**config.mk**
```make
export PLATFORM = sky130hd
export DESIGN_NAME = Top_1553B_APB
export DESIGN_NICKNAME = Top_1553B_APB
export VERILOG_FILES = /design/flow/design.v
export SDC_FILE = /design/flow/constraint.sdc
export NUM_CORES = 4
export LEC_CHECK = 0
export ABC_AREA = 1
export CAP_MARGIN = 20
export CORE_MARGIN = 2
export CORE_UTILIZATION = 72
export CTS_CLUSTER_DIAMETER = 203
export MAX_ROUTING_LAYER = met4
export PLACE_DENSITY_LB_ADDON = 0.03
export SETUP_SLACK_MARGIN = 1.85
export SLEW_MARGIN = 20
```
**constraint.sdc**
```tcl
create_clock -name core_clock -period 6.25 [get_ports {APB_CLK}]
set_input_delay 1.2500 -clock core_clock [delete_from_list [all_inputs] [get_ports {APB_CLK}]]
set_output_delay 1.2500 -clock core_clock [all_outputs]
set_load 0.01 [all_outputs]
```
**design.v**
```verilog
module fifo_simple #(
  parameter DP = 32,
  parameter DW = 24,
  parameter CUT_READY = 1,
  parameter ZEROOUT_WHENEMPTY = 0
) (
  input               clk,
  input               rst_n,
  input               w_req,
  output              unfull,
  input  [DW-1:0]     data_i,
  input               r_req,
  output              unempty,
  output [DW-1:0]     data_o
);
localparam AW = $clog2(DP);
reg [DW-1:0] mem [0:DP-1];
reg [AW-1:0] wptr;
reg [AW-1:0] rptr;
reg [AW:0]   cnt;
wire do_w = w_req & unfull;
wire do_r = r_req & unempty;
assign unfull  = (cnt != DP);
assign unempty = (cnt != 0);
assign data_o  = (ZEROOUT_WHENEMPTY != 0 && !unempty) ? {DW{1'b0}} : mem[rptr];
always @(posedge clk) begin
  if (do_w)
    mem[wptr] <= data_i;
end
always @(posedge clk) begin
  if (!rst_n) begin
    wptr <= 0;
    rptr <= 0;
    cnt  <= 0;
  end else begin
    if (do_w)
      wptr <= (wptr == DP-1) ? {AW{1'b0}} : wptr + 1'b1;
    if (do_r)
      rptr <= (rptr == DP-1) ? {AW{1'b0}} : rptr + 1'b1;
    case ({do_w, do_r})
      2'b10: cnt <= cnt + 1'b1;
      2'b01: cnt <= cnt - 1'b1;
      default: cnt <= cnt;
    endcase
  end
end
endmodule
module axis_1553_decoder #(
    parameter clock_speed = 20000000,
    parameter sample_rate = 2000000,
    parameter bit_slice_offset = 0,
    parameter invert_data = 0,
    parameter sample_select = 0
  ) 
  (
    input   aclk,
    input   arstn,
    input   parity_set,  
    output reg  [15:0]  m_axis_tdata,
    output reg          m_axis_tvalid,
    output reg  [7:0]   m_axis_tuser,
    input               m_axis_tready,
    input       [1:0]   diff
  );
    localparam integer base_1553_clock_rate = 1000000;
    localparam integer samples_per_mhz = sample_rate / base_1553_clock_rate;
    localparam integer cycles_per_mhz = clock_speed / base_1553_clock_rate;
    localparam integer delay_time = cycles_per_mhz * 4;
    localparam integer samples_to_skip = ((cycles_per_mhz > samples_per_mhz) ? cycles_per_mhz / samples_per_mhz : 0);
    localparam integer round_sample_select = ((sample_select == 0) ? samples_to_skip/2 : sample_select % samples_to_skip);
    localparam integer bit_rate_per_mhz = samples_per_mhz;
    localparam integer round_bit_slice_offset = ((cycles_per_mhz > samples_per_mhz) ? ((bit_slice_offset == 0) ? bit_rate_per_mhz/4 : bit_slice_offset % bit_rate_per_mhz) : 0);
    localparam integer sync_pulse_len = bit_rate_per_mhz * 3;
    localparam integer bits_per_trans = 20;
    localparam integer synth_bits_per_trans = (bits_per_trans*bit_rate_per_mhz);
    localparam diff_wait    = 5'h01;
    localparam data_cap     = 5'h03;
    localparam data_reduce  = 5'h07;
    localparam parity_gen   = 5'h0F;
    localparam trans        = 5'h1F;
    localparam error        = 5'h00;
    localparam [sync_pulse_len-1:0]sync_cmd_stat = {{sync_pulse_len/2{1'b0}}, {sync_pulse_len/2{1'b1}}};
    localparam [sync_pulse_len-1:0]sync_data     = {{sync_pulse_len/2{1'b1}}, {sync_pulse_len/2{1'b0}}};
    localparam cmd_data = 3'b010;
    localparam cmd_cmnd = 3'b100;
    localparam [(bit_rate_per_mhz)-1:0]bit_pattern = {{bit_rate_per_mhz/2{1'b1}}, {bit_rate_per_mhz/2{1'b0}}};
    localparam [synth_bits_per_trans-1:0]synth_clk = {bits_per_trans{bit_pattern}};
    integer bit_slice_index;
    reg [synth_bits_per_trans-1:0] reg_data;
    reg parity_bit;
    reg delay_bit;
    reg [4:0]  state;
    reg [15:0] data;
    reg [7:0]  cmd;
    reg [1:0]  p_diff;
    reg [clogb2(samples_to_skip):0]        skip_counter;
    reg [clogb2(delay_time)-1:0]           pause_counter;
    reg [clogb2(synth_bits_per_trans)-1:0] trans_counter;
    always @(posedge aclk) begin
      if(arstn == 1'b0) begin
        pause_counter <= delay_time-1;
      end else begin
        case (state)
          data_cap, diff_wait: begin
            pause_counter <= delay_time-1;
            if(diff[0] == diff[1]) begin
              pause_counter <= pause_counter - 1;
              if(pause_counter == 0) begin
                pause_counter <= 0;
              end
            end
          end
          default:
            pause_counter <= delay_time-1;
        endcase
      end
    end
    always @(posedge aclk) begin
      if(arstn == 1'b0) begin
        m_axis_tdata  <= 0;
        m_axis_tvalid <= 0;
        m_axis_tuser  <= 0;
      end else begin
        m_axis_tdata <= m_axis_tdata;
        m_axis_tvalid<= m_axis_tvalid;
        m_axis_tuser <= m_axis_tuser;
        case (state)
                  trans: begin
            m_axis_tdata  <= data;
            m_axis_tuser  <= cmd;
            m_axis_tvalid <= 1'b1;
          end
                          default: begin
            if(m_axis_tready == 1'b1) begin
              m_axis_tdata  <= 0;
              m_axis_tvalid <= 0;
              m_axis_tuser  <= 0;
            end
          end
          endcase
      end
    end
    always @(posedge aclk) begin
      if(arstn == 1'b0) begin
        state           <= error;
        data            <= 0;
        cmd             <= 0;
        parity_bit      <= 0;
        delay_bit       <= 0;
            end else begin
        case (state)
          diff_wait: begin
            state <= diff_wait;
            cmd           <= 0;
            data          <= 0;
            parity_bit    <= 0;
            delay_bit     <= 0;
            if(pause_counter == 0) begin
              delay_bit <= 1'b1;
            end
            if((diff[0] ^ diff[1]) && (skip_counter == 0)) begin
              state <= data_cap;
            end
          end
          data_cap: begin
            state <= data_cap;
                                if(trans_counter == 0) begin
              if(reg_data[synth_bits_per_trans-1:synth_bits_per_trans-sync_pulse_len] == sync_cmd_stat) begin
                state <= data_reduce;
                cmd[7:5] <= cmd_cmnd;
              end
              if(reg_data[synth_bits_per_trans-1:synth_bits_per_trans-sync_pulse_len] == sync_data) begin
                state <= data_reduce;
                cmd[7:5] <= cmd_data;
              end
            end
                      if(pause_counter == 0) begin
              state <= diff_wait;
              cmd   <= 0;
            end
          end
          data_reduce: begin
            state <= parity_gen;
            for(bit_slice_index = 0; bit_slice_index < 16; bit_slice_index = bit_slice_index + 1) begin
              data[bit_slice_index] <= (invert_data > 0 ? ~reg_data[bit_rate_per_mhz*(bit_slice_index+1)+round_bit_slice_offset] : reg_data[bit_rate_per_mhz*(bit_slice_index+1)+round_bit_slice_offset]);
            end
            parity_bit <= (invert_data > 0 ? ~reg_data[round_bit_slice_offset] : reg_data[round_bit_slice_offset]);
            cmd[1] <= (invert_data > 0 ? 1'b1 : 1'b0);
            cmd[2] <= delay_bit;
          end
          parity_gen: begin
            state <= trans;
            cmd[0] <= ~(~(^data) ^ parity_bit ^ parity_set);
          end
          trans:
            state <= diff_wait;
          default:
            state <= diff_wait;
        endcase
      end
    end
    always @(posedge aclk) begin
      if(arstn == 1'b0) begin
        p_diff        <= 2'b11;
        skip_counter  <= 0;
      end else begin
        p_diff <= diff;
        case (state)
          diff_wait, data_cap: begin
            skip_counter <= (samples_to_skip == 0 ? 0 : (skip_counter + 1) % samples_to_skip);          if((state == diff_wait) && (diff[0] == diff[1])) begin
              skip_counter <= skip_counter;
            end
            if((pause_counter == 0) && (diff[0] == diff[1])) begin
              skip_counter <= 0;
            end
            if((p_diff[0] == 0) && (diff[0] == 1)) begin
              skip_counter <= 0;
            end
            if((p_diff[1] == 0) && (diff[1] == 1)) begin
              skip_counter <= 0;
            end
          end
          error: begin
            p_diff        <= 2'b11;
            skip_counter  <= 0;
          end
          default: begin
            skip_counter <= (samples_to_skip == 0 ? 0 : (skip_counter + 1) % samples_to_skip);
          end
        endcase
      end
    end
      always @(posedge aclk) begin
      if(arstn == 1'b0) begin
        reg_data      <= synth_clk;
        trans_counter <= synth_bits_per_trans-1;
      end else begin
        case (state)
                  data_cap: begin
            if(skip_counter == round_sample_select) begin
              reg_data <= {reg_data[synth_bits_per_trans-2:0], p_diff[0]};
              trans_counter <= trans_counter - 1;
            end
            if((pause_counter == 0) && (diff[0] == diff[1])) begin
              reg_data <= synth_clk;
            end
            if(trans_counter == 0) begin
              trans_counter <= 0;
            end
          end
          trans: begin
            reg_data      <= synth_clk;
            trans_counter <= synth_bits_per_trans-1;
          end
          error: begin
            reg_data      <= synth_clk;
            trans_counter <= synth_bits_per_trans-1;
          end
          default: begin
            trans_counter <= synth_bits_per_trans-1;
          end
        endcase
      end
    end
    function integer clogb2;
      input [31:0] value;
      begin
          value = value - 1;
          for (clogb2 = 0; value > 0; clogb2 = clogb2 + 1) begin
              value = value >> 1;
          end
      end
    endfunction
endmodule
module axis_1553_encoder #(
    parameter clock_speed = 2000000,
    parameter sample_rate = 2000000
) 
(
    input aclk,
    input arstn,
    input parity_set,  
    input   [15:0]  s_axis_tdata,
    input           s_axis_tvalid,
    input   [7:0]   s_axis_tuser,
    output          s_axis_tready,
    output  reg [1:0]   diff,
    output  reg         en_diff
);
    localparam integer base_1553_clock_rate = 1000000;
    localparam integer samples_per_mhz = sample_rate / base_1553_clock_rate;
    localparam integer cycles_per_mhz = clock_speed / base_1553_clock_rate;
    localparam integer samples_to_skip = ((cycles_per_mhz > samples_per_mhz) ? cycles_per_mhz / samples_per_mhz - 1 : 0); 
    localparam integer bit_rate_per_mhz = samples_per_mhz;
    localparam integer delay_time = cycles_per_mhz * 4;
    localparam integer sync_pulse_len = bit_rate_per_mhz * 3;
    localparam integer bits_per_trans = 20;
    localparam integer synth_bits_per_trans = (bits_per_trans*bit_rate_per_mhz);
    localparam [(bit_rate_per_mhz)-1:0]bit_pattern = {{bit_rate_per_mhz/2{1'b1}}, {bit_rate_per_mhz/2{1'b0}}};
    localparam [synth_bits_per_trans-1:0]synth_clk = {bits_per_trans{bit_pattern}};
    localparam data_cap     = 3'd1;
    localparam data_invert  = 3'd2;
    localparam parity_gen   = 3'd3;
    localparam process_data = 4;
    localparam pause_ck     = 3'd5;
    localparam trans        = 3'd6;
    localparam error        = 3'd0;
    localparam [sync_pulse_len-1:0]sync_cmd_stat = {{sync_pulse_len/2{1'b0}}, {sync_pulse_len/2{1'b1}}};
    localparam [sync_pulse_len-1:0]sync_data     = {{sync_pulse_len/2{1'b1}}, {sync_pulse_len/2{1'b0}}};
    localparam cmd_data = 3'b010;
    localparam cmd_cmnd = 3'b100;
    localparam enable_diff_output = 1'b1;
    integer xor_index;
    integer cycle_index;
    reg [synth_bits_per_trans-1:0]reg_data;
    reg parity_bit;
    reg [2:0]  state;
    reg [15:0] data;
    reg [15:0] r_data;
    reg [7:0]  cmd;
    reg [clogb2(samples_to_skip):0]         skip_counter;
    reg [clogb2(delay_time)-1:0]            pause_counter;
    reg [clogb2(synth_bits_per_trans)-1:0]  trans_counter;
    reg [clogb2(synth_bits_per_trans)-1:0]  prev_trans_counter;
    assign s_axis_tready = (state == data_cap ? arstn : 0);
    always @(posedge aclk) begin
      if(arstn == 1'b0) begin
        pause_counter <= delay_time-1;
      end else begin
        case (state)
          trans:
            pause_counter <= delay_time-1;
          default: begin
            pause_counter <= pause_counter - 1;
            if(pause_counter == 0) begin
              pause_counter <= 0;
            end
          end
        endcase
      end
    end
    always @(posedge aclk) begin
      if(arstn == 1'b0) begin
        data        <= 0;
        cmd         <= 0;
      end else begin
        case (state)
          data_cap: begin
            if(s_axis_tvalid == 1'b1) begin
              data <= s_axis_tdata;
              cmd  <= s_axis_tuser;
            end
          end
          trans: begin
            data <= 0;
            cmd  <= 0;
          end
          default:begin
            data <= data;
            cmd  <= cmd;
          end
        endcase
      end
    end
    always @(posedge aclk) begin
      if(arstn == 1'b0) begin
        state       <= error;
        parity_bit  <= 0;
        reg_data    <= synth_clk;
      end else begin
        case (state)
          data_cap: begin
            state <= data_cap;
            reg_data <= synth_clk;
            parity_bit <= 0;
            r_data     <= 0;
            if(s_axis_tvalid == 1'b1) begin
              state <= data_invert;
            end
          end
          data_invert: begin
            state <= parity_gen;
            r_data <= data;
            if(cmd[1] == 1'b1) begin
              r_data <= ~data;
            end
          end
          parity_gen: begin
            state <= process_data;
            parity_bit <= (^r_data) ^ parity_set;
          end
          process_data: begin
            state <= pause_ck;
            if(cmd[2] == 1'b0) begin
                state <= trans;
            end
            case (cmd[7:5])
              cmd_data:
                reg_data[synth_bits_per_trans-1:synth_bits_per_trans-sync_pulse_len] <= sync_data;
              cmd_cmnd:
                reg_data[synth_bits_per_trans-1:synth_bits_per_trans-sync_pulse_len] <= sync_cmd_stat;
              default:
                reg_data[synth_bits_per_trans-1:synth_bits_per_trans-sync_pulse_len] <= 0;
            endcase
            reg_data[bit_rate_per_mhz-1:0] <= reg_data[bit_rate_per_mhz-1:0] ^ {bit_rate_per_mhz{parity_bit}} ^ {bit_rate_per_mhz{cmd[0]}};
            for(xor_index = 0; xor_index < 16; xor_index = xor_index + 1) begin
              for(cycle_index = (bit_rate_per_mhz*xor_index)+(bit_rate_per_mhz); cycle_index < (bit_rate_per_mhz*xor_index)+(bit_rate_per_mhz*2); cycle_index = cycle_index + 1)
                reg_data[cycle_index] <= reg_data[cycle_index] ^ r_data[xor_index];
            end
          end
          pause_ck: begin
            state <= pause_ck;
            if(pause_counter == 0) begin
              state <= trans;
            end
          end
          trans: begin
            state <= trans;
            if((trans_counter == 0) && (prev_trans_counter == 0) && (skip_counter == samples_to_skip)) begin
              state <= data_cap;
            end
          end
          default:
            state <= data_cap;
        endcase
      end
    end
    always @(posedge aclk) begin
      if(arstn == 1'b0) begin
        diff                <= 0;
        en_diff             <= ~enable_diff_output;
        trans_counter       <= synth_bits_per_trans-1;
        prev_trans_counter  <= synth_bits_per_trans-1;
      end 
      else begin
        prev_trans_counter <= trans_counter;
        case (state)
          trans: begin
            skip_counter <= skip_counter + 1;
            en_diff <= enable_diff_output;
            diff[0] <= reg_data[trans_counter];
            diff[1] <= ~reg_data[trans_counter];
            if(skip_counter == samples_to_skip) begin
              trans_counter <= trans_counter - 1;
              skip_counter <= 0;
            end
                      if(trans_counter == 0) begin
              trans_counter <= 0;
            end
          end
          default: begin
                      diff                <= 0;
            skip_counter        <= 0;
            en_diff             <= ~enable_diff_output;
            trans_counter       <= synth_bits_per_trans-1;
            prev_trans_counter  <= synth_bits_per_trans-1;
          end
          endcase
      end
    end
    function integer clogb2;
      input [31:0] value;
      begin
          value = value - 1;
          for (clogb2 = 0; value > 0; clogb2 = clogb2 + 1) begin
              value = value >> 1;
          end
      end
    endfunction
endmodule
module Core_1553B
(
  input clk,
  input rst_n,
  input parity_set,
  input  r_fifo_rd,
  output r_fifo_unempty,
  output [23:0] r_fifo_data,
  input  w_fifo_wd,
  output w_fifo_unfull,
  input  [23:0] w_fifo_data,
  input  [1:0] rx_1553,
  output [1:0] tx_1553,
  output en_tx_1553
);
wire [15:0]   m1553_decoder_data;
wire          m1553_decoder_valid;
wire [ 7:0]   m1553_decoder_user;
wire          m1553_decoder_ready;
wire [15:0]   m1553_encoder_data;
wire          m1553_encoder_valid;
wire [ 7:0]   m1553_encoder_user;
wire          m1553_encoder_ready;
axis_1553_decoder mil1553_decoder (
  .aclk(clk),
  .arstn(rst_n),
  .parity_set   (parity_set),
  .m_axis_tdata(m1553_decoder_data),
  .m_axis_tvalid(m1553_decoder_valid),
  .m_axis_tuser(m1553_decoder_user),
  .m_axis_tready(m1553_decoder_ready),
  .diff(rx_1553)
);
fifo_simple #(
  .DP           (32),
  .DW           (16+8),
  .CUT_READY    (1),
  .ZEROOUT_WHENEMPTY  (0)
) decoder_fifo (
  .clk        (clk),
  .rst_n      (rst_n),
  .w_req      (m1553_decoder_valid),
  .unfull     (m1553_decoder_ready),
  .data_i     ({m1553_decoder_user, m1553_decoder_data}),
  .r_req      (r_fifo_rd),
  .unempty    (r_fifo_unempty),
  .data_o     (r_fifo_data)
);
axis_1553_encoder mil1553_encoder (
  .aclk(clk),
  .arstn(rst_n),
  .parity_set   (parity_set),
  .s_axis_tdata(m1553_encoder_data),
  .s_axis_tvalid(m1553_encoder_valid),
  .s_axis_tuser(m1553_encoder_user),
  .s_axis_tready(m1553_encoder_ready),
  .diff(tx_1553),
  .en_diff(en_tx_1553)
);
fifo_simple #(
  .DP           (32),
  .DW           (16+8),
  .CUT_READY    (1),
  .ZEROOUT_WHENEMPTY  (0)
) encoder_fifo (
  .clk        (clk),
  .rst_n      (rst_n),
  .w_req      (w_fifo_wd),
  .unfull     (w_fifo_unfull),
  .data_i     (w_fifo_data),
  .r_req      (m1553_encoder_ready),
  .unempty    (m1553_encoder_valid),
  .data_o     ({m1553_encoder_user, m1553_encoder_data})
);
endmodule
module APB_Slave_Interface#(
    parameter DATAWIDTH = 32,
    parameter REGSNUM = 8
)(
    APB_CLK,
    APB_RESETn,
    APB_RDATA,
    APB_READY,
    APB_SLVERR,
    APB_STRB,
    APB_PROT,
    APB_ADDR,
    APB_ENABLE,
    APB_WRITE,
    APB_WDATA,
    APB_SEL,
    RegsDataOut,
    RegsDataIn,
    beWrdOut,
    beReadOut,
    RegsAddrOut
);
function integer clogb2( 
    input integer data
);
begin
    if(data == 0)
        clogb2 = 1;
    else if(data != 0)
        for(clogb2 = 0; data > 0;clogb2 = clogb2 + 1)
            data = data >> 1;
end
endfunction
localparam REGS_ADDRWIDTH = clogb2(REGSNUM-1);
localparam ADDR_LSB = (DATAWIDTH/32) + 1;
localparam APB_STRB_WIDTH = (DATAWIDTH<=32) ? 4 : 8;
input                               APB_CLK;
input                               APB_RESETn;
output       [DATAWIDTH-1 : 0]      APB_RDATA;
output                              APB_READY;
output                              APB_SLVERR;
input wire  [APB_STRB_WIDTH-1 : 0]  APB_STRB;
input wire  [2 : 0]                 APB_PROT;
input wire                          APB_ENABLE;
input wire                          APB_WRITE;
input wire  [DATAWIDTH-1 : 0]       APB_WDATA;
input wire  [DATAWIDTH-1 : 0]       APB_ADDR;
input wire                          APB_SEL;
output wire [DATAWIDTH*REGSNUM-1 : 0]  RegsDataOut;
input wire  [DATAWIDTH*REGSNUM-1 : 0]  RegsDataIn;
output reg                              beWrdOut;
output reg                              beReadOut;
output reg  [REGS_ADDRWIDTH-1 : 0]      RegsAddrOut;
wire        [REGS_ADDRWIDTH-1 : 0]      regsAddr;
assign regsAddr = APB_ADDR[REGS_ADDRWIDTH+ADDR_LSB-1 : ADDR_LSB];
reg [DATAWIDTH-1 : 0] APB_RDATA_R;
reg APB_READY_R;
reg APB_SLVERR_R;
assign APB_RDATA = APB_RDATA_R;
assign APB_READY = APB_READY_R;
assign APB_SLVERR = APB_SLVERR_R;
reg [DATAWIDTH-1 : 0] DeviceRegs [REGSNUM-1 : 0];
wire [DATAWIDTH-1:0] DeviceRegs_r [REGSNUM-1 : 0];
genvar i;
generate
    for(i=0; i<REGSNUM; i = i+1) begin: link_regs
        assign RegsDataOut[(i+1)*DATAWIDTH-1 : i*DATAWIDTH] = DeviceRegs[i];
        assign DeviceRegs_r[i] = RegsDataIn[(i+1)*DATAWIDTH-1 : i*DATAWIDTH];
    end
endgenerate
localparam First  = 2'd0;
localparam Second = 2'd1;
localparam Third  = 2'd2;
reg [1 : 0] APBState;
integer k;
always @(posedge APB_CLK or negedge APB_RESETn )
begin
    if (!APB_RESETn) begin
        APBState <= First;
        APB_RDATA_R <= 0;
        APB_READY_R <= 0;
        APB_SLVERR_R <= 0;
        RegsAddrOut <= 0;
        beWrdOut <= 0;
        beReadOut <= 0;
        for(k=0; k<REGSNUM; k=k+1)begin
            DeviceRegs[k] <= 0;
        end
    end
    else begin
        case(APBState)
            First: begin
                if(APB_SEL && (regsAddr < REGSNUM)) begin
                    RegsAddrOut <= regsAddr;
                    APBState <= Second;
                end
            end
            Second: begin
                if(APB_ENABLE) begin
                    if(APB_WRITE) begin
                        beWrdOut <= 1;
                        DeviceRegs[regsAddr] <= APB_WDATA;
                    end
                    else begin
                        beReadOut <= 1;
                        APB_RDATA_R <= DeviceRegs_r[RegsAddrOut];
                    end
                    APB_READY_R <= 1;
                    APB_SLVERR_R <= 0;
                    APBState <= Third;
                end
            end
            Third: begin
                APB_READY_R <= 0;
                APB_SLVERR_R <= 0;
                beWrdOut <= 0;
                beReadOut <= 0;
                APBState <= First;
            end
            default: APBState <= First;
        endcase
    end
end
endmodule
module Top_1553B_APB
(
  APB_CLK,
  APB_RESETn,
  APB_RDATA,
  APB_READY,
  APB_SLVERR,
  APB_STRB,
  APB_PROT, 
  APB_ADDR,
  APB_ENABLE,
  APB_WRITE,
  APB_WDATA,
  APB_SEL,
  rx0_1553,
  tx0_1553,
  tx0_en,
  rx1_1553,
  tx1_1553,
  tx1_en
);
localparam DATAWIDTH = 32;
localparam APB_STRB_WIDTH = 8;
localparam REGSNUM = 8;
localparam REGS_ADDRWIDTH = 3;
input                               APB_CLK;
input                               APB_RESETn;
output [DATAWIDTH-1 : 0]            APB_RDATA;
output                              APB_READY;
output                              APB_SLVERR;
input  [APB_STRB_WIDTH-1 : 0]       APB_STRB;
input  [2 : 0]                      APB_PROT;
input  [DATAWIDTH-1 : 0]            APB_ADDR;
input                               APB_ENABLE;
input                               APB_WRITE;
input  [DATAWIDTH-1 : 0]            APB_WDATA;
input                               APB_SEL;
input     [1:0] rx0_1553;
output    [1:0] tx0_1553;
output    tx0_en;
input     [1:0] rx1_1553;
output    [1:0] tx1_1553;
output    tx1_en;
wire [DATAWIDTH*REGSNUM-1 : 0]    RegsDataOut;
wire [DATAWIDTH*REGSNUM-1 : 0]    RegsDataIn;
wire                              beWrdOut;
wire                              beReadOut;
wire [REGS_ADDRWIDTH-1 : 0]       RegsAddrOut;
APB_Slave_Interface#(
    .DATAWIDTH  (DATAWIDTH),
    .REGSNUM    (REGSNUM)
)APB_Inter_inst(
    .APB_CLK(APB_CLK),
    .APB_RESETn(APB_RESETn),
    .APB_RDATA(APB_RDATA),
    .APB_READY(APB_READY),
    .APB_SLVERR(APB_SLVERR),
    .APB_STRB(APB_STRB),
    .APB_PROT(APB_PROT), 
    .APB_ADDR(APB_ADDR),
    .APB_ENABLE(APB_ENABLE),
    .APB_WRITE(APB_WRITE),
    .APB_WDATA(APB_WDATA),
    .APB_SEL(APB_SEL),
    .RegsDataOut (RegsDataOut),
    .RegsDataIn  (RegsDataIn),
    .beWrdOut    (beWrdOut),
    .beReadOut   (beReadOut),
    .RegsAddrOut (RegsAddrOut)
);
wire [DATAWIDTH-1:0] rxreg_one_read;
assign RegsDataIn[3*DATAWIDTH-1 : 2*DATAWIDTH]= rxreg_one_read;
wire rxreg_one_read_sel = beReadOut & (RegsAddrOut == 2);
assign rxreg_one_read[30:24] = 0;
wire [DATAWIDTH-1:0] txreg_one_write = RegsDataOut[4*DATAWIDTH-1 : 3*DATAWIDTH];
wire txreg_one_write_sel = beWrdOut & (RegsAddrOut == 3);
wire [DATAWIDTH-1:0] txreg_one_read;
assign RegsDataIn[4*DATAWIDTH-1 : 3*DATAWIDTH] = txreg_one_read;
assign txreg_one_read[31:1] = 0;
assign RegsDataIn[2*DATAWIDTH-1 : 0] = 0;
assign RegsDataIn[DATAWIDTH*REGSNUM-1 : 4*DATAWIDTH] = 0;
assign tx1_1553 = 2'b00;
assign tx1_en = 1'b0;
Core_1553B CoreOne_inst
(
  .clk              (APB_CLK),
  .rst_n            (APB_RESETn),
  .parity_set       (1'b0),
  .r_fifo_rd        (rxreg_one_read_sel),
  .r_fifo_unempty   (rxreg_one_read[31]),
  .r_fifo_data      (rxreg_one_read[23:0]),
  .w_fifo_wd        (txreg_one_write_sel),
  .w_fifo_unfull    (txreg_one_read[0]),
  .w_fifo_data      (txreg_one_write[23:0]),
  .rx_1553          (rx0_1553),
  .tx_1553          (tx0_1553),
  .en_tx_1553       (tx0_en)
);
endmodule
```
**run.sh**
```bash
#!/bin/bash
# the make line also repeats each setting of config.mk as NAME=value (left out here)
make -C /OpenROAD-flow-scripts/flow DESIGN_CONFIG=/design/flow/config.mk WORK_HOME=/design/flow/orfs CLKGATE_MAP_FILE= finish
```
==> results of run 1 <==
## final cells by class
class	instances	area, um2
clock buffer	232	4640
inverter	391	1490
sequential	1681	47900
multi-input combinational	3242	18100
antenna	2	5.00
fill	5495	19200
timing repair buffer	163	1460
clock inverter	61	440
tap	1265	1580
## metrics by stage
stage	area (um2)	instances	util, %	hold slack [ns]	setup WS (ns)
finish	75600	7037	79.7	0.432	2.48
global route	75600	7036	79.7	0.438	2.20
CTS	75600	7034	79.7	0.414	2.61
detailed placement	70500	6741	74.3	0.444	2.32
global placement	70500	6741	74.3	0.439	2.41
floorplan	68900	5670	-	0.425	2.81
## metal layers
layer	part of all wire [%]	GRT usage [%]	wire (um)	vias to the layer above
met5	0	-	0	-
met4	4.5	14.4	7420	0
met2	50	57.0	82100	2208
met1	37	44.1	61500	21900
li1	-	-	-	20400
met3	8.3	5.04	13700	459
==> impl_metrics.yaml, run 1 <==
# generated from flow reports
logic_synthesis:
  ys_sh_xor_pct: 0.876
  yosys_most_used_dff: "edfxtp_1"
  synthMuxAreaShare_pct: 2.96
  syn_area_mm2: 0.0688
  syn_area_per_cell_um2: 12.2
  yosysChipArea_mm2: 0.0688
  aoi_share_pct: 12.2
  adder_share_pct: 0.767
  yosysWarnings: 77
  syn_inst: 5656
  simple_gate_share_pct: 9.18
  synth_flops: 1681
  netlist-cell-type-count: 72
  edf_count: 1393
  yosys_cells: 5656
  common_cells: "1393 x edfxtp_1, 829 x nand2_1, 603 x a21oi_1, 420 x o21ai_0, 374 x inv_1"
  synthTopCellsByArea: "edfxtp_1 61%, dfxtp_1 6.9%, nand2_1 4.5%"
  postSynth.asyncResetShare_pct: 3.09
  largest_area_cell: "edfxtp_1"
  yosysTopAreaCellShare_pct: 60.8
  yosysSeqAreaShare_pct: 69.5
  synth.most_common_cell: "edfxtp_1"
  ys_top_logic_family: "AND-OR/OR-AND gates"
clocking:
  cts-root-buf: "clkbuf_16"
  clk_latency_ns: 0.77
  cts_hold_buf: 0
  cts_buffers: 162
  path_clk_slew_ns: 0.06
  cts_tree: "built"
  post_cts_buffers: 0
  clock_sinks: 1681
  clockBufferDepth: 3
  ctsHtreeMaxLevel: 4
  ctsResizeCount: 0
route:
  wirelength_um: 165000
  viasPerCell: 6.40
  dr_total_vias: 45000
  ant_nets: 0
  wl_per_cell_um: 23.4
  drt_iter0_drc: 5670
  drt_first_pass_iters: 6
  drc: 0
floorplan:
  fp-row-count: 113
  core_mm2: 0.0949
  die_y_um: 313
  fp_util_pct: 72.5
  die_w_um: 313
  dieArea_mm2: 0.0981
  ioPinCount: 124
power_and_ir_drop:
  seq-power_w: 0.0130
  internal_power_w: 0.0189
  powerClk_w: 0.00937
  clockPowerShare_pct: 37.5
  power_frac_comb_pct: 10.4
  switching_power_w: 0.00614
  irDropWorstVdd_mv: 0.366
  cellPowerDensity_mw_per_mm2: 331
  swShare_pct: 24.5
  powerComb_w: 0.00260
  total_power_w: 0.0250
  power.leakage_nw: 25.2
  maxPowerGroup: "registers"
  pwr-share-seq_pct: 52.1
timing:
  drv_slew: 0
  maxSlewHeadroom_pct: 23.1
  grt_setup_unrepaired: "no"
  setup_viol: 0
  worstMarginPinSlew_ns: 1.15
  hold_viol_final: 0
  fin_crit_ns: 3.77
  final.setup_skew_ns: 0.0235
  max_clock_freq_ghz: 0.265
  fin_crit_sh_pct: 60.3
  tns_ns: 0
final_layout:
  area_growth_pct: 9.87
  nets: 5766
grt:
  grt.total_usage_pct: 34.8
  grt_pass1_vias: 43600
  antenna_found_initial: 1
  grt_pass1_wl_um: 251000
  grt_max_degree: 183
  grt.overflow.total: 0
critical_path:
  worstPathMaxFanout: 6
  reg2reg_from: "CoreOne_inst.decoder_fifo.cnt[1]$_SDFFE_PN0P_"
  reg2regPathDepth: 16
  required_ns: 6.90
  path_depth: 16
  slowest_delay_ns: 0.53
  crit_arrival_ns: 4.41
  crit_chain: "nor4_1, inv_1, nor3_1, inv_1, nand3_1, inv_1, ha_1, ha_1, a21oi_1, and2_1, o21bai_1, a21oi_1, o21ai_0, a21o_1, o21ai_0, a21oi_1"
  critPathBufInv: 3
  critPathKind: "reg2reg"
  cpLargestDelayFamily: "simple AND/OR/NAND/NOR gates"
  cp-startpoint: "CoreOne_inst.decoder_fifo.cnt[1]$_SDFFE_PN0P_"
  worst_setup_path_end_kind: "register"
  crit_end: "CoreOne_inst.decoder_fifo.cnt[5]$_SDFFE_PN0P_"
  rrSetupSlack_ns: 2.48
  worst_path_max_delay_cell: "nor3_1"
  r2r-end: "CoreOne_inst.decoder_fifo.cnt[5]$_SDFFE_PN0P_"
  worst_setup_path_start_kind: "register"
hold_path:
  hp-class: "in2async"
place:
  dp_hpwl_um: 92000
  gp_congestion: 0.902
  portBuffers: 56
flow_run:
  tool_warnings: 106
  maxCapViolCount: 0
run_status:
  status: "no timing/DRC/antenna violations"
==> run 2: changes to the inputs <==
Settings changed: ABC_AREA 1 to unset, CORE_UTILIZATION 72 to 59, CTS_CLUSTER_DIAMETER 203 to unset, CTS_CLUSTER_SIZE set to 97, MAX_ROUTING_LAYER met4 to unset, PLACE_DENSITY_LB_ADDON 0.03 to unset, SETUP_SLACK_MARGIN 1.85 to unset.
Clock period 6.25 ns to 6.64 ns, I/O delays scaled along.
==> run 2 against run 1 <==
Non-clock buffer count down 16. Global-route usage down 8.1 points. Routed wire length down 10%. Count of clock-buffer cells in the layout up 29. Clock skew down 0.0024 ns. Via count down 27%. Worst hold slack better by 0.030 ns. Final cell count down 25%. Critical path depth down 4. Register-to-register slack better by 0.40 ns. Utilization down 13 points. Critical endpoint is now CoreOne_inst.encoder_fifo.cnt[5]$_SDFFE_PN0P_. Largest cell class unchanged.
==> impl_metrics.yaml, run 2 <==
# generated from flow reports
logic_synthesis:
  edf_count: 1393
  common_cells: "1393 x edfxtp_1, 431 x mux4_2, 236 x dfxtp_1, 212 x nor2_1, 168 x nand2_1"
  yosys_most_used_dff: "edfxtp_1"
  adder_share_pct: 0.802
  postSynth.asyncResetShare_pct: 3.09
  synth.most_common_cell: "edfxtp_1"
  synthTopCellsByArea: "edfxtp_1 64%, mux4_2 15%, dfxtp_1 7.2%"
  yosysTopAreaCellShare_pct: 63.5
  synth_flops: 1681
  yosysWarnings: 77
  ys_top_logic_family: "multiplexers"
  yosysSeqAreaShare_pct: 72.7
  yosys_cells: 3522
  synthMuxAreaShare_pct: 16.0
  netlist-cell-type-count: 76
  simple_gate_share_pct: 4.68
  syn_area_per_cell_um2: 18.7
  largest_area_cell: "edfxtp_1"
  yosysChipArea_mm2: 0.0659
  syn_inst: 3522
  syn_area_mm2: 0.0659
  aoi_share_pct: 2.53
  ys_sh_xor_pct: 1.64
power_and_ir_drop:
  seq-power_w: 0.0119
  clockPowerShare_pct: 42.4
  power_frac_comb_pct: 3.0
  switching_power_w: 0.00442
  maxPowerGroup: "registers"
  cellPowerDensity_mw_per_mm2: 294
  swShare_pct: 20.3
  powerComb_w: 0.000648
  powerClk_w: 0.00922
  internal_power_w: 0.0173
  irDropWorstVdd_mv: 0.282
  pwr-share-seq_pct: 54.6
  power.leakage_nw: 23.9
clocking:
  ctsHtreeMaxLevel: 4
  clock_sinks: 1681
  cts_tree: "built"
  clockBufferDepth: 3
  path_clk_slew_ns: 0.06
  cts_hold_buf: 0
  clk_latency_ns: 0.77
  cts_buffers: 170
  post_cts_buffers: 0
  ctsResizeCount: 0
  cts-root-buf: "clkbuf_16"
route:
  ant_nets: 0
  wirelength_um: 148000
  viasPerCell: 6.23
  dr_total_vias: 33000
  drc: 0
  drt_iter0_drc: 3166
  antenna-diode-count: 0
  wl_per_cell_um: 28.0
  drt_first_pass_iters: 6
floorplan:
  die_y_um: 338
  dieArea_mm2: 0.114
  fp_util_pct: 59.5
  fp-row-count: 122
  ioPinCount: 124
  die_w_um: 338
  core_mm2: 0.111
critical_path:
  reg2reg_from: "APB_Inter_inst.RegsAddrOut[2]$_DFFE_PN0P_"
  path_depth: 12
  worst_setup_path_start_kind: "register"
  required_ns: 7.32
  slowest_delay_ns: 0.39
  r2r-end: "CoreOne_inst.encoder_fifo.cnt[5]$_SDFFE_PN0P_"
  critPathBufInv: 1
  worst_setup_path_end_kind: "register"
  crit_arrival_ns: 4.43
  cpLargestDelayFamily: "AND-OR/OR-AND gates"
  rrSetupSlack_ns: 2.88
  critPathKind: "reg2reg"
  cp-startpoint: "APB_Inter_inst.RegsAddrOut[2]$_DFFE_PN0P_"
  reg2regPathDepth: 12
  worstPathMaxFanout: 9
  crit_end: "CoreOne_inst.encoder_fifo.cnt[5]$_SDFFE_PN0P_"
  worst_path_max_delay_cell: "dfrtp_1"
  crit_chain: "nand3b_1, a31oi_1, and2_1, clkinv_1, ha_1, ha_1, a21o_1, a21oi_1, o21bai_1, a21oi_1, mux2i_1, mux2i_1"
timing:
  setup_viol: 0
  max_clock_freq_ghz: 0.266
  worstMarginPinSlew_ns: 1.16
  final.setup_skew_ns: 0.0211
  fin_crit_sh_pct: 56.6
  tns_ns: 0
  hold_viol_final: 0
  maxSlewHeadroom_pct: 22.5
  fin_crit_ns: 3.76
  drv_slew: 0
  grt_setup_unrepaired: "no"
flow_run:
  tool_warnings: 100
  maxCapViolCount: 0
final_layout:
  fill_cells: 7331
  nets: 3781
  utilization_pct: 66.7
  area_growth_pct: 12.1
grt:
  grt_pass1_vias: 33800
  grt_max_degree: 111
  grt.busiest_layer: "met2"
  grt_util_met3_pct: 3.72
  met1_usage_pct: 35.5
  grt.overflow.total: 0
  antenna_found_initial: 1
  grt_pass1_wl_um: 219000
  grt.total_usage_pct: 26.7
  use_met2_pct: 46.0
place:
  gp_congestion: 0.783
  portBuffers: 56
  dp_hpwl_um: 82800
hold_path:
  worstHoldStart: "CoreOne_inst.mil1553_decoder.cmd[7]$_SDFFE_PN0P_"
  hold_end: "CoreOne_inst.mil1553_decoder.cmd[7]$_SDFFE_PN0P_"
  min_path_cells: 2
  hp-class: "reg2reg"
run_status:
  status: "no timing/DRC/antenna violations"
-- run 2: stage by stage --
step	cell area (um2)	hold WS (ns)	power, W	worst slack, ns	std cells
after floorplan	65900	0.432	0.0124	2.83	3536
after global placement	68400	0.446	0.0127	2.78	4972
after detailed placement	68400	0.460	0.0128	2.74	4972
after CTS	73800	0.468	0.0219	2.88	5287
after global routing	73800	0.481	0.0224	2.58	5287
final	73800	0.462	0.0217	2.88	5287
-- run 2: routing by layer --
| layer | part of all wire [%] | up-vias |
|---|---|---|
| met2 | 52 | 998 |
| met1 | 40 | 17400 |
| met5 | 0 | - |
| met3 | 5.5 | 239 |
| li1 | - | 14300 |
| met4 | 2.8 | 0 |
-- run 2: area by class of cell --
cell class                      count  area (um2)  share of cell area (%)
Timing Repair Buffer              147        1320                    1.79
Clock buffer                      261        4920                    6.66
Sequential cell                  1681       47900                    64.9
Clock inverter                     54         487                   0.659
Tap cell                         1488        1860                    2.52
Multi-Input combinational cell   1610       17200                    23.2
Inverter                           46         173                   0.234
==> run 3: changes to the inputs <==
Settings changed: ABC_AREA set to 0, CELL_PAD_IN_SITES_DETAIL_PLACEMENT set to 0, CORE_UTILIZATION 59 to 70, CTS_CLUSTER_SIZE 97 to 37, GPL_ROUTABILITY_DRIVEN set to 0, GPL_TIMING_DRIVEN set to 1, MAX_ROUTING_LAYER set to met5, MIN_ROUTING_LAYER set to met1, PLACE_DENSITY set to 0.65, SETUP_SLACK_MARGIN set to 0.45.
Clock period 6.64 ns to 1.68 ns, I/O delays scaled along.
==> run 3 against run 2 <==
The layout now fails its checks (setup timing). Routed wire length is 65% higher. Global-route usage rose by 18 points. Critical path depth stayed put. Power went up to 4.2 times the previous value. Critical endpoint is now CoreOne_inst.decoder_fifo.cnt[5]$_SDFFE_PN0P_. Critical path type unchanged. Largest cell class unchanged.
==> impl_metrics.yaml, run 3 <==
# generated from flow reports
critical_path:
  critPathKind: "reg2reg"
  worst_setup_path_start_kind: "register"
  path_depth: 12
  cpLargestDelayFamily: "AND-OR/OR-AND gates"
  cp-startpoint: "CoreOne_inst.decoder_fifo.cnt[4]$_SDFFE_PN0P_"
  crit_chain: "nor4_4, nand2_1, o211ai_1, inv_1, ha_4, ha_4, a21o_1, a21oi_2, o21bai_1, a21oi_1, mux2i_1, mux2i_1"
  rrSetupSlack_ns: -1.23
  reg2regPathDepth: 12
  critPathBufInv: 1
  slowest_delay_ns: 0.35
  worstPathMaxFanout: 3
  worst_setup_path_end_kind: "register"
  crit_end: "CoreOne_inst.decoder_fifo.cnt[5]$_SDFFE_PN0P_"
  worst_path_max_delay_cell: "nor4_4"
  required_ns: 2.41
  crit_arrival_ns: 3.64
  reg2reg_from: "CoreOne_inst.decoder_fifo.cnt[4]$_SDFFE_PN0P_"
  r2r-end: "CoreOne_inst.decoder_fifo.cnt[5]$_SDFFE_PN0P_"
logic_synthesis:
  simple_gate_share_pct: 4.68
  syn_area_per_cell_um2: 18.7
  edf_count: 1393
  yosysTopAreaCellShare_pct: 63.5
  synth.most_common_cell: "edfxtp_1"
  yosys_cells: 3522
  syn_inst: 3522
  yosys_most_used_dff: "edfxtp_1"
  adder_share_pct: 0.802
  yosysSeqAreaShare_pct: 72.7
  common_cells: "1393 x edfxtp_1, 431 x mux4_2, 236 x dfxtp_1, 212 x nor2_1, 168 x nand2_1"
  netlist-cell-type-count: 76
  ys_sh_xor_pct: 1.64
  aoi_share_pct: 2.53
  synth_flops: 1681
  yosysChipArea_mm2: 0.0659
  syn_area_mm2: 0.0659
  synthTopCellsByArea: "edfxtp_1 64%, mux4_2 15%, dfxtp_1 7.2%"
  yosysWarnings: 77
  largest_area_cell: "edfxtp_1"
  synthMuxAreaShare_pct: 16.0
  ys_top_logic_family: "multiplexers"
  postSynth.asyncResetShare_pct: 3.09
final_layout:
  area_growth_pct: 26.5
  final_cell_area_mm2: 0.0833
  fill_cells: 2921
  nets: 4406
timing:
  hold_viol_final: 0
  fin_crit_ns: 2.91
  final.setup_skew_ns: 0.0418
  max_clock_freq_ghz: 0.344
  worstMarginPinSlew_ns: 1.16
  fin_crit_sh_pct: 173
  drv_slew: 0
  maxSlewHeadroom_pct: 22.9
  grt_setup_unrepaired: "yes"
  setup_viol: 1611
  holdWs_ns: 0.0876
  worst_slack_ns: -1.23
hold_path:
  hp-class: "in2reg"
  worstHoldStart: "APB_RESETn"
  min_path_cells: 3
power_and_ir_drop:
  powerComb_w: 0.00605
  irDropWorstVdd_mv: 1.70
  switching_power_w: 0.0228
  power_frac_comb_pct: 6.6
  pwr-share-seq_pct: 50.9
  internal_power_w: 0.0692
  power.leakage_nw: 28.5
  cellPowerDensity_mw_per_mm2: 1100
  clockPowerShare_pct: 42.5
  swShare_pct: 24.8
  seq-power_w: 0.0468
  maxPowerGroup: "registers"
  powerClk_w: 0.0391
floorplan:
  core_mm2: 0.0933
  ioPinCount: 124
  fp-row-count: 112
  fp_util_pct: 70.6
  die_y_um: 311
  dieArea_mm2: 0.0965
  die_w_um: 311
flow_run:
  tool_warnings: 98
  maxCapViolCount: 0
route:
  wirelength_um: 245000
  drt_first_pass_iters: 12
  ant_nets: 0
  dr_total_vias: 44200
  drc: 0
  viasPerCell: 7.78
  drt_iter0_drc: 8939
  wl_per_cell_um: 43.2
clocking:
  clock_sinks: 1681
  cts_tree: "built"
  clk_latency_ns: 0.84
  ctsHtreeMaxLevel: 4
  clockBufferDepth: 3
  cts_buffers: 162
  cts-root-buf: "clkbuf_16"
  path_clk_slew_ns: 0.07
grt:
  grt_pass1_vias: 42700
  grt.overflow.total: 0
  antenna_found_initial: 15
  grt.total_usage_pct: 44.4
  grt_max_degree: 44
  grt_pass1_wl_um: 304000
place:
  dp_hpwl_um: 95900
  portBuffers: 56
  dpl-instance-area_mm2: 0.0733
run_status:
  violations: "setup timing"
  status: "complete, but fails checks"
[run 3: timing repair]
action | 4_1_cts | 5_1_grt
endpoints found under the hold margin | 18 | 0
gates cloned | 43 | 21
endpoints found under the setup margin | 2309 | 1987
buffers inserted | 113 | 52
pin swaps | 51 | 55
gates resized | 203 | 132
hold buffers | 4 | 0
[run 3: stage by stage]
step | cells | setup TNS [ns] | setup slack (ns) | power (W) | utilization [%]
after global routing | 5668 | -1118.56 | -1.26 | 0.0927 | 89.3
after global placement | 5138 | -641.08 | -0.878 | 0.0515 | 78.6
after floorplan | 3536 | -576.44 | -1.01 | 0.0497 | -
after detailed placement | 5138 | -699.63 | -0.972 | 0.0518 | 78.6
after CTS | 5594 | -684.17 | -0.827 | 0.0884 | 87.7
final | 5673 | -1115.92 | -1.23 | 0.0920 | 89.3
[run 3: final cells by class]
| class | count | area, um2 | share of cell area [%] |
|---|---|---|---|
| sequential | 1681 | 47900 | 57.5 |
| multi-input combinational | 1612 | 18300 | 22.0 |
| timing repair buffer | 778 | 10100 | 12.2 |
| clock buffer | 229 | 4660 | 5.59 |
| tap | 1254 | 1570 | 1.88 |
| clock inverter | 67 | 534 | 0.641 |
| inverter | 46 | 194 | 0.233 |
| antenna | 6 | 15.0 | 0.0180 |
[run 3: routing by layer]
layer	routed length, um	vias to the layer above	GRT usage, %	share of wire [%]
met5	227	-	0	0.093
met3	36800	1779	11.2	15
met2	113000	5479	72.5	46
met4	26100	22	29.0	11
li1	-	15500	-	-
met1	68700	21300	53.1	28
==> run 4: changes to the inputs <==
Settings changed: CAP_MARGIN 20 to 40, CORE_UTILIZATION 70 to 72, CTS_CLUSTER_SIZE 37 to 14, PLACE_DENSITY 0.65 to unset, PLACE_DENSITY_LB_ADDON set to 0.03, SETUP_SLACK_MARGIN 0.45 to -0.0.
Clock period 1.68 ns to 2.33 ns, I/O delays scaled along.
==> run 4 against run 3 <==
The layout still fails its checks (setup timing). Via count shrank 11%. Final area decreased by 5.8%. Die area shrank 2.7%. Routed wire length shrank 17%. Non-clock buffer count fell by 326. First-iteration DRC count down 21%. Clock power fell by about 30%. Worst hold slack improved by 0.21 ns. Setup slack improved by 0.63 ns. Combinational power is 39% lower. Largest power group unchanged.
==> impl_metrics.yaml, run 4 <==
# generated from flow reports
run_status:
  status: "complete, but fails checks"
  violations: "setup timing"
power_and_ir_drop:
  irDropWorstVdd_mv: 1.09
  power.leakage_nw: 26.1
  seq-power_w: 0.0337
  clockPowerShare_pct: 42.3
  pwr-share-seq_pct: 52.0
  maxPowerGroup: "registers"
  powerClk_w: 0.0275
  internal_power_w: 0.0494
  swShare_pct: 23.8
  powerComb_w: 0.00368
  power_frac_comb_pct: 5.7
  cellPowerDensity_mw_per_mm2: 827
  switching_power_w: 0.0155
floorplan:
  fp_util_pct: 72.9
  ioPinCount: 124
  die_y_um: 306
  core_mm2: 0.0903
  dieArea_mm2: 0.0939
  die_w_um: 306
  fp-row-count: 110
critical_path:
  worstPathMaxFanout: 4
  crit_chain: "nor4_4, nand2_1, o211ai_1, inv_1, ha_4, ha_4, a21o_1, a21oi_2, o21bai_1, a21oi_2, mux2i_1, mux2i_1"
  worst_path_max_delay_cell: "o211ai_1"
  path_depth: 12
  reg2reg_from: "CoreOne_inst.decoder_fifo.cnt[1]$_SDFFE_PN0P_"
  required_ns: 3.03
  worst_setup_path_end_kind: "register"
  critPathBufInv: 1
  worst_setup_path_start_kind: "register"
  cp-startpoint: "CoreOne_inst.decoder_fifo.cnt[1]$_SDFFE_PN0P_"
  rrSetupSlack_ns: -0.60
  slowest_delay_ns: 0.34
  r2r-end: "CoreOne_inst.decoder_fifo.cnt[5]$_SDFFE_PN0P_"
  critPathKind: "reg2reg"
  crit_end: "CoreOne_inst.decoder_fifo.cnt[5]$_SDFFE_PN0P_"
  cpLargestDelayFamily: "AND-OR/OR-AND gates"
  crit_arrival_ns: 3.63
  reg2regPathDepth: 12
final_layout:
  utilization_pct: 86.9
  area_growth_pct: 19.2
  final_cell_area_mm2: 0.0785
  nets: 4076
logic_synthesis:
  ys_top_logic_family: "multiplexers"
  netlist-cell-type-count: 76
  synthMuxAreaShare_pct: 16.0
  aoi_share_pct: 2.53
  common_cells: "1393 x edfxtp_1, 431 x mux4_2, 236 x dfxtp_1, 212 x nor2_1, 168 x nand2_1"
  syn_area_per_cell_um2: 18.7
  yosysChipArea_mm2: 0.0659
  syn_inst: 3522
  yosysSeqAreaShare_pct: 72.7
  edf_count: 1393
  yosys_cells: 3522
  postSynth.asyncResetShare_pct: 3.09
  largest_area_cell: "edfxtp_1"
  simple_gate_share_pct: 4.68
  synth_flops: 1681
  synthTopCellsByArea: "edfxtp_1 64%, mux4_2 15%, dfxtp_1 7.2%"
  ys_sh_xor_pct: 1.64
  synth.most_common_cell: "edfxtp_1"
  yosys_most_used_dff: "edfxtp_1"
  yosysTopAreaCellShare_pct: 63.5
  yosysWarnings: 77
  adder_share_pct: 0.802
  syn_area_mm2: 0.0659
route:
  drt_first_pass_iters: 6
  wirelength_um: 203000
  ant_nets: 0
  antenna-diode-count: 0
  drt_iter0_drc: 7080
  viasPerCell: 7.50
  drc: 0
  wl_per_cell_um: 38.6
  dr_total_vias: 39500
clocking:
  ctsHtreeMaxLevel: 4
  path_clk_slew_ns: 0.07
  cts_buffers: 160
  clock_sinks: 1681
  clk_latency_ns: 0.86
  clockBufferDepth: 3
  cts_tree: "built"
  cts-root-buf: "clkbuf_16"
timing:
  final.setup_skew_ns: 0.0786
  setup_viol: 267
  drv_slew: 0
  hold_viol_final: 0
  grt_setup_unrepaired: "yes"
  worst_slack_ns: -0.600
  holdWs_ns: 0.300
  tns_ns: -12.90
  maxSlewHeadroom_pct: 40.7
  worstMarginPinSlew_ns: 0.890
  max_clock_freq_ghz: 0.341
  fin_crit_sh_pct: 126
  fin_crit_ns: 2.93
grt:
  grt_pass1_wl_um: 271000
  antenna_found_initial: 3
  grt.overflow.total: 0
  grt.total_usage_pct: 40.9
  grt_pass1_vias: 39600
  grt_max_degree: 129
flow_run:
  maxCapViolCount: 0
  tool_warnings: 102
hold_path:
  hp-class: "in2reg"
  hold_end: "APB_Inter_inst.DeviceRegs[3][8]$_DFFE_PN0P_"
  min_path_cells: 2
  worstHoldStart: "APB_WDATA[8]"
place:
  portBuffers: 56
  dpl-instance-area_mm2: 0.0710
  dp_hpwl_um: 92700
[run 4: cell type report]
class / count / area (um2)
clock inverter: 79 / 721
multi-input combinational: 1610 / 18000
fill: 3270 / 11800
sequential: 1681 / 47900
inverter: 46 / 200
tap: 1176 / 1470
clock buffer: 220 / 4460
timing repair buffer: 452 / 5790
[run 4: routing by layer]
metal	track usage, %	vias to the layer above	wire length [um]
li1	-	14900	-
met1	49.9	19600	60800
met2	69.8	3946	101000
met3	7.84	1021	24400
met4	22.1	4	16600
met5	0	-	35
[run 4: timing repair]
action / CTS / global route
setup buffers: 44 / 30
hold buffers: 1 / 0
endpoints found under the setup margin: 789 / 933
pin swaps: 15 / 35
endpoints found under the hold margin: 51 / 0
cloned: 15 / 9
resized: 124 / 131
[run 4: per-stage QoR]
| stage | setup WS [ns] | instances | total power, W |
|---|---|---|---|
| floorplan | -0.356 | 3536 | 0.0358 |
| global placement | -0.267 | 4864 | 0.0369 |
| detailed placement | -0.299 | 4868 | 0.0371 |
| finish | -0.600 | 5264 | 0.0649 |
| global route | -0.717 | 5264 | 0.0658 |
| CTS | -0.313 | 5226 | 0.0632 |
==> run 5: changes to the inputs <==
Settings changed: ABC_AREA 0 to 1, CAP_MARGIN 40 to 0, CTS_CLUSTER_DIAMETER set to 346, CTS_CLUSTER_SIZE 14 to 15, HOLD_SLACK_MARGIN set to 0.29, PLACE_DENSITY set to 0.65, PLACE_DENSITY_LB_ADDON 0.03 to unset, SETUP_SLACK_MARGIN -0.0 to -0.15, SLEW_MARGIN 20 to 40.
==> run 5 against run 4 <==
Still fails the layout checks on setup timing. Clock power fell by 24%. Fmax rose by 10%. Utilization fell by 4.5 points. Routed wire length fell by 14%. Count of clock-buffer cells in the layout fell by 17. Via count rose by 18%. Power fell by 1.3%. Largest power group unchanged.
==> impl_metrics.yaml, run 5 <==
# generated from flow reports
run_status:
  status: "complete, but fails checks"
  violations: "setup timing"
route:
  wl_per_cell_um: 24.0
  dr_total_vias: 46700
  drc: 0
  viasPerCell: 6.44
  wirelength_um: 174000
  drt_iter0_drc: 5934
  ant_nets: 0
  drt_first_pass_iters: 6
  antenna-diode-count: 0
timing:
  max_clock_freq_ghz: 0.376
  worst_slack_ns: -0.330
  fin_crit_sh_pct: 114
  final.setup_skew_ns: 0.0274
  setup_viol: 436
  worstMarginPinSlew_ns: 0.789
  drv_slew: 0
  maxSlewHeadroom_pct: 47.2
  grt_setup_unrepaired: "yes"
  fin_crit_ns: 2.66
  hold_viol_final: 0
final_layout:
  logic_area_mm2: 0.0184
  fill_cells: 5183
  seq_area_mm2: 0.0479
  stdcell_count: 7261
  nets: 6038
  area_growth_pct: 13.6
critical_path:
  worst_setup_path_start_kind: "register"
  cp-startpoint: "CoreOne_inst.decoder_fifo.cnt[0]$_SDFFE_PN0P_"
  crit_arrival_ns: 3.30
  worst_path_max_delay_cell: "dfxtp_2"
  reg2regPathDepth: 16
  reg2reg_from: "CoreOne_inst.decoder_fifo.cnt[0]$_SDFFE_PN0P_"
  slowest_delay_ns: 0.34
  critPathBufInv: 3
  critPathKind: "reg2reg"
  rrSetupSlack_ns: -0.33
  r2r-end: "CoreOne_inst.decoder_fifo.cnt[5]$_SDFFE_PN0P_"
  path_depth: 16
  crit_end: "CoreOne_inst.decoder_fifo.cnt[5]$_SDFFE_PN0P_"
  worstPathMaxFanout: 4
  cpLargestDelayFamily: "AND-OR/OR-AND gates"
  required_ns: 2.97
  crit_chain: "nor4_4, inv_2, buf_6, nor3_4, inv_2, nand2_4, ha_4, ha_4, a21oi_2, and2_4, o21bai_1, a21oi_2, o21ai_1, a21o_1, o21ai_1, a21oi_1"
  worst_setup_path_end_kind: "register"
power_and_ir_drop:
  clockPowerShare_pct: 32.4
  switching_power_w: 0.0163
  cellPowerDensity_mw_per_mm2: 820
  powerComb_w: 0.00920
  internal_power_w: 0.0478
  total_power_w: 0.0641
  powerClk_w: 0.0208
  seq-power_w: 0.0341
  swShare_pct: 25.5
  pwr-share-seq_pct: 53.3
  maxPowerGroup: "registers"
  irDropWorstVdd_mv: 0.847
  power_frac_comb_pct: 14.4
  power.leakage_nw: 26.5
logic_synthesis:
  simple_gate_share_pct: 9.18
  syn_inst: 5656
  ys_top_logic_family: "AND-OR/OR-AND gates"
  largest_area_cell: "edfxtp_1"
  adder_share_pct: 0.767
  postSynth.asyncResetShare_pct: 3.09
  synth_flops: 1681
  common_cells: "1393 x edfxtp_1, 829 x nand2_1, 603 x a21oi_1, 420 x o21ai_0, 374 x inv_1"
  yosys_most_used_dff: "edfxtp_1"
  netlist-cell-type-count: 72
  synthMuxAreaShare_pct: 2.96
  syn_area_mm2: 0.0688
  ys_sh_xor_pct: 0.876
  edf_count: 1393
  yosysTopAreaCellShare_pct: 60.8
  yosysWarnings: 77
  synthTopCellsByArea: "edfxtp_1 61%, dfxtp_1 6.9%, nand2_1 4.5%"
  syn_area_per_cell_um2: 12.2
  synth.most_common_cell: "edfxtp_1"
  yosysChipArea_mm2: 0.0688
  aoi_share_pct: 12.2
  yosys_cells: 5656
  yosysSeqAreaShare_pct: 69.5
grt:
  grt.overflow.total: 0
  grt_pass1_wl_um: 264000
  grt_pass1_vias: 45700
  grt_max_degree: 87
  antenna_found_initial: 1
  grt.total_usage_pct: 35.6
clocking:
  cts_tree: "built"
  cts-root-buf: "clkbuf_16"
  ctsHtreeMaxLevel: 4
  cts_buffers: 130
  clockBufferDepth: 3
  clk_latency_ns: 0.75
  path_clk_slew_ns: 0.07
  clock_sinks: 1681
place:
  dp_hpwl_um: 106000
  dpl.cell_count: 7033
  portBuffers: 56
flow_run:
  maxCapViolCount: 0
  tool_warnings: 98
floorplan:
  fp-row-count: 113
  dieArea_mm2: 0.0981
  ioPinCount: 124
  fp_util_pct: 72.5
  core_mm2: 0.0949
  die_w_um: 313
  die_y_um: 313
hold_path:
  hp-class: "in2reg"
  worstHoldStart: "APB_WDATA[11]"
  hold_end: "APB_Inter_inst.DeviceRegs[3][11]$_DFFE_PN0P_"
  min_path_cells: 2
-- run 5: metrics by stage --
step	setup slack, ns	hold WS (ns)	instance area, um2	util, %	setup TNS, ns
2_1_floorplan	-0.321	0.170	69000	-	-59.61
3_3_place_gp	-0.441	0.438	74000	78.0	-9.32
3_5_place_dp	-0.610	0.443	74000	78.1	-14.80
4_1_cts	-0.312	0.292	78000	82.2	-35.32
5_1_grt	-0.416	0.325	78200	82.4	-89.95
6_report	-0.330	0.323	78200	82.4	-9.36
-- run 5: layout make-up --
cell class,instances,area share [%]
tap,1265,2.02
multi-input combinational,3242,23.5
clock inverter,12,0.192
clock buffer,203,4.62
timing repair buffer,467,6.45
sequential,1681,61.3
inverter,391,1.90
-- run 5: layer usage --
metal  vias up  track usage, %  routed length [um]
met4         2            16.3                8410
met2      2602            59.3               85700
li1      21000               -                   -
met3       483            5.05               16100
met5         -               0                  13
met1     22700            47.3               63900
-- run 5: timing repair --
| item | CTS | global route |
|---|---|---|
| hold endpoints to repair | 37 | 0 |
| resized | 23 | 49 |
| gates cloned | 0 | 0 |
| hold buffers | 2 | 0 |
| buffers inserted | 6 | 7 |
| pin swaps | 11 | 26 |
| endpoints found under the setup margin | 7 | 521 |
==> run 6: changes to the inputs <==
Settings changed: ABC_AREA 1 to 0, CTS_CLUSTER_DIAMETER 346 to unset, CTS_CLUSTER_SIZE 15 to 47, HOLD_SLACK_MARGIN 0.29 to unset, PLACE_DENSITY 0.65 to unset, PLACE_DENSITY_LB_ADDON set to 0.03, SETUP_SLACK_MARGIN -0.15 to 0.68, SLEW_MARGIN 40 to 20.
==> run 6 against run 5 <==
The flow now stops in global routing. Synthesized area decreased by 4.3%. Synthesized cell count is 38% lower. Die area shrank 4.3%.
==> impl_metrics.yaml, run 6 <==
# yosys + openroad results
logic_synthesis:
  aoi_share_pct: 2.53
  yosysWarnings: 77
  synth_flops: 1681
  synthTopCellsByArea: "edfxtp_1 64%, mux4_2 15%, dfxtp_1 7.2%"
  yosysSeqAreaShare_pct: 72.7
  simple_gate_share_pct: 4.68
  synthMuxAreaShare_pct: 16.0
  syn_area_mm2: 0.0659
  syn_inst: 3522
  ys_top_logic_family: "multiplexers"
  synth.most_common_cell: "edfxtp_1"
  largest_area_cell: "edfxtp_1"
  postSynth.asyncResetShare_pct: 3.09
  yosysTopAreaCellShare_pct: 63.5
  common_cells: "1393 x edfxtp_1, 431 x mux4_2, 236 x dfxtp_1, 212 x nor2_1, 168 x nand2_1"
  yosysChipArea_mm2: 0.0659
  adder_share_pct: 0.802
  edf_count: 1393
  yosys_most_used_dff: "edfxtp_1"
  syn_area_per_cell_um2: 18.7
  yosys_cells: 3522
  netlist-cell-type-count: 76
  ys_sh_xor_pct: 1.64
run_status:
  status: "stopped before the end"
  lastStage: "global routing"
  error_line: "[ERROR DPL-0033] detailed placement checks failed during check placement."
clocking:
  cts-root-buf: "clkbuf_16"
  clockBufferDepth: 3
  ctsHtreeMaxLevel: 4
  cts_buffers: 159
  clock_sinks: 1681
place:
  pre_cts_slack_ns: -0.442
  dp_hpwl_um: 92200
  portBuffers: 56
  dpl-instance-area_mm2: 0.0712
floorplan:
  fp_util_pct: 72.9
  core_mm2: 0.0903
  die_y_um: 306
  dieArea_mm2: 0.0939
  ioPinCount: 124
  die_w_um: 306
  fp-row-count: 110
[run 6: what timing repair did]
item                        CTS
setup endpoints to repair  1557
hold endpoints to repair     51
gates resized               230
pin swaps                    65
cloned                       26
setup buffers                49
[run 6: stage by stage]
stage	std cells	power (W)	hold slack, ns
after CTS	5227	0.0628	-0.145
after detailed placement	4861	0.0372	0.456
after global placement	4861	0.0370	0.451
after floorplan	3536	0.0358	0.170
==> run 7: changes to the inputs <==
Settings changed: ABC_AREA 0 to 1, CAP_MARGIN 0 to 20, CTS_CLUSTER_SIZE 47 to 15, SETUP_SLACK_MARGIN 0.68 to -0.0.
Clock period 2.33 ns to 2.38 ns, I/O delays scaled along.
==> run 7 against run 6 <==
The layout now fails its checks (setup timing). Synthesized cell count grew 61%. Synthesized area rose by 4.5%. Die area increased by 4.5%.
==> impl_metrics.yaml, run 7 <==
# generated from flow reports
logic_synthesis:
  simple_gate_share_pct: 9.18
  synthMuxAreaShare_pct: 2.96
  netlist-cell-type-count: 72
  adder_share_pct: 0.767
  yosysTopAreaCellShare_pct: 60.8
  ys_sh_xor_pct: 0.876
  aoi_share_pct: 12.2
  postSynth.asyncResetShare_pct: 3.09
  yosysWarnings: 77
  largest_area_cell: "edfxtp_1"
  yosysChipArea_mm2: 0.0688
  yosys_cells: 5656
  edf_count: 1393
  syn_inst: 5656
  yosysSeqAreaShare_pct: 69.5
  synth.most_common_cell: "edfxtp_1"
  syn_area_mm2: 0.0688
  yosys_most_used_dff: "edfxtp_1"
  synth_flops: 1681
  syn_area_per_cell_um2: 12.2
  synthTopCellsByArea: "edfxtp_1 61%, dfxtp_1 6.9%, nand2_1 4.5%"
  ys_top_logic_family: "AND-OR/OR-AND gates"
  common_cells: "1393 x edfxtp_1, 829 x nand2_1, 603 x a21oi_1, 420 x o21ai_0, 374 x inv_1"
floorplan:
  ioPinCount: 124
  dieArea_mm2: 0.0981
  core_mm2: 0.0949
  fp-row-count: 113
  fp_util_pct: 72.5
  die_y_um: 313
  die_w_um: 313
timing:
  drv_slew: 0
  setup_viol: 6
  fin_crit_sh_pct: 114
  fin_crit_ns: 2.71
  hold_viol_final: 0
  max_clock_freq_ghz: 0.370
  worstMarginPinSlew_ns: 1.03
  maxSlewHeadroom_pct: 31.5
  final.setup_skew_ns: 0.0256
  grt_setup_unrepaired: "yes"
  tns_ns: -0.794
  worst_slack_ns: -0.326
critical_path:
  worst_setup_path_end_kind: "register"
  required_ns: 3.05
  worstPathMaxFanout: 4
  slowest_delay_ns: 0.33
  crit_arrival_ns: 3.37
  cp-startpoint: "CoreOne_inst.encoder_fifo.cnt[0]$_SDFFE_PN0P_"
  reg2reg_from: "CoreOne_inst.encoder_fifo.cnt[0]$_SDFFE_PN0P_"
  reg2regPathDepth: 16
  path_depth: 16
  critPathBufInv: 2
  crit_chain: "nor4_4, nand3_2, nand2_2, inv_2, nand2_2, inv_2, ha_4, ha_4, nand3_2, and2_4, o21bai_4, a21oi_2, o21ai_1, a21o_1, o21ai_1, a21oi_1"
  r2r-end: "CoreOne_inst.encoder_fifo.cnt[5]$_SDFFE_PN0P_"
  worst_path_max_delay_cell: "dfxtp_2"
  worst_setup_path_start_kind: "register"
  rrSetupSlack_ns: -0.33
  crit_end: "CoreOne_inst.encoder_fifo.cnt[5]$_SDFFE_PN0P_"
  cpLargestDelayFamily: "simple AND/OR/NAND/NOR gates"
  critPathKind: "reg2reg"
grt:
  grt_pass1_wl_um: 267000
  grt.total_usage_pct: 36.0
  antenna_found_initial: 1
  grt_pass1_vias: 46800
  grt_max_degree: 90
  grt.overflow.total: 0
route:
  drc: 0
  drt_first_pass_iters: 6
  dr_total_vias: 47500
  viasPerCell: 6.47
  wirelength_um: 180000
  wl_per_cell_um: 24.5
  ant_nets: 0
  drt_iter0_drc: 6063
clocking:
  clockBufferDepth: 3
  path_clk_slew_ns: 0.06
  cts_tree: "built"
  cts_buffers: 162
  cts-root-buf: "clkbuf_16"
  ctsHtreeMaxLevel: 4
  clock_sinks: 1681
  clk_latency_ns: 0.78
hold_path:
  hold_end: "APB_Inter_inst.APBState[0]$_DFF_PN1_"
  hp-class: "in2reg"
  min_path_cells: 2
  worstHoldStart: "APB_SEL"
power_and_ir_drop:
  power_frac_comb_pct: 13.8
  maxPowerGroup: "registers"
  clockPowerShare_pct: 37.0
  internal_power_w: 0.0509
  power.leakage_nw: 27.2
  powerComb_w: 0.00943
  swShare_pct: 25.4
  powerClk_w: 0.0253
  switching_power_w: 0.0173
  seq-power_w: 0.0336
  irDropWorstVdd_mv: 0.722
  cellPowerDensity_mw_per_mm2: 857
  pwr-share-seq_pct: 49.2
final_layout:
  nets: 6059
  utilization_pct: 83.9
  stdcell_count: 7340
  area_growth_pct: 15.7
place:
  dp_hpwl_um: 106000
  portBuffers: 56
  dpl.cell_count: 6997
flow_run:
  maxCapViolCount: 0
  tool_warnings: 99
run_status:
  status: "complete, but fails checks"
  violations: "setup timing"
## run 7: routing by layer
| metal | GRT usage (%) | part of all wire, % | vias to the layer above |
|---|---|---|---|
| met5 | 0 | 0 | - |
| met1 | 45.7 | 36 | 23000 |
| met2 | 60.1 | 49 | 2837 |
| met3 | 6.11 | 9.5 | 604 |
| met4 | 18.8 | 5.3 | 0 |
| li1 | - | - | 21100 |
## run 7: layout make-up
class,instances,area (um2)
clock buffers,229,4530
multi-input cells,3242,18500
clock inverters,74,649
diodes,2,5.00
fillers,4788,15300
well taps,1265,1580
inverters,391,1500
flip-flops and latches,1681,47900
repair buffers,456,4930
## run 7: timing repair
item                                   CTS  global route
hold buffers                             1             0
endpoints found under the hold margin    5             0
setup endpoints to repair              108           821
pin swaps                               19            26
gates cloned                             0             4
buffers inserted                        18            18
gates resized                           45            70
## run 7: per-stage QoR
stage | worst slack (ns) | instance area, um2 | hold WS, ns | total power (W)
after global placement | -0.414 | 73600 | 0.438 | 0.0424
after floorplan | -0.271 | 69000 | 0.180 | 0.0397
after CTS | -0.284 | 79100 | 0.275 | 0.0678
after global routing | -0.437 | 79600 | 0.315 | 0.0702
final | -0.326 | 79600 | 0.301 | 0.0682
after detailed placement | -0.436 | 73600 | 0.445 | 0.0427
Power is estimated from default activity; no workload was simulated.
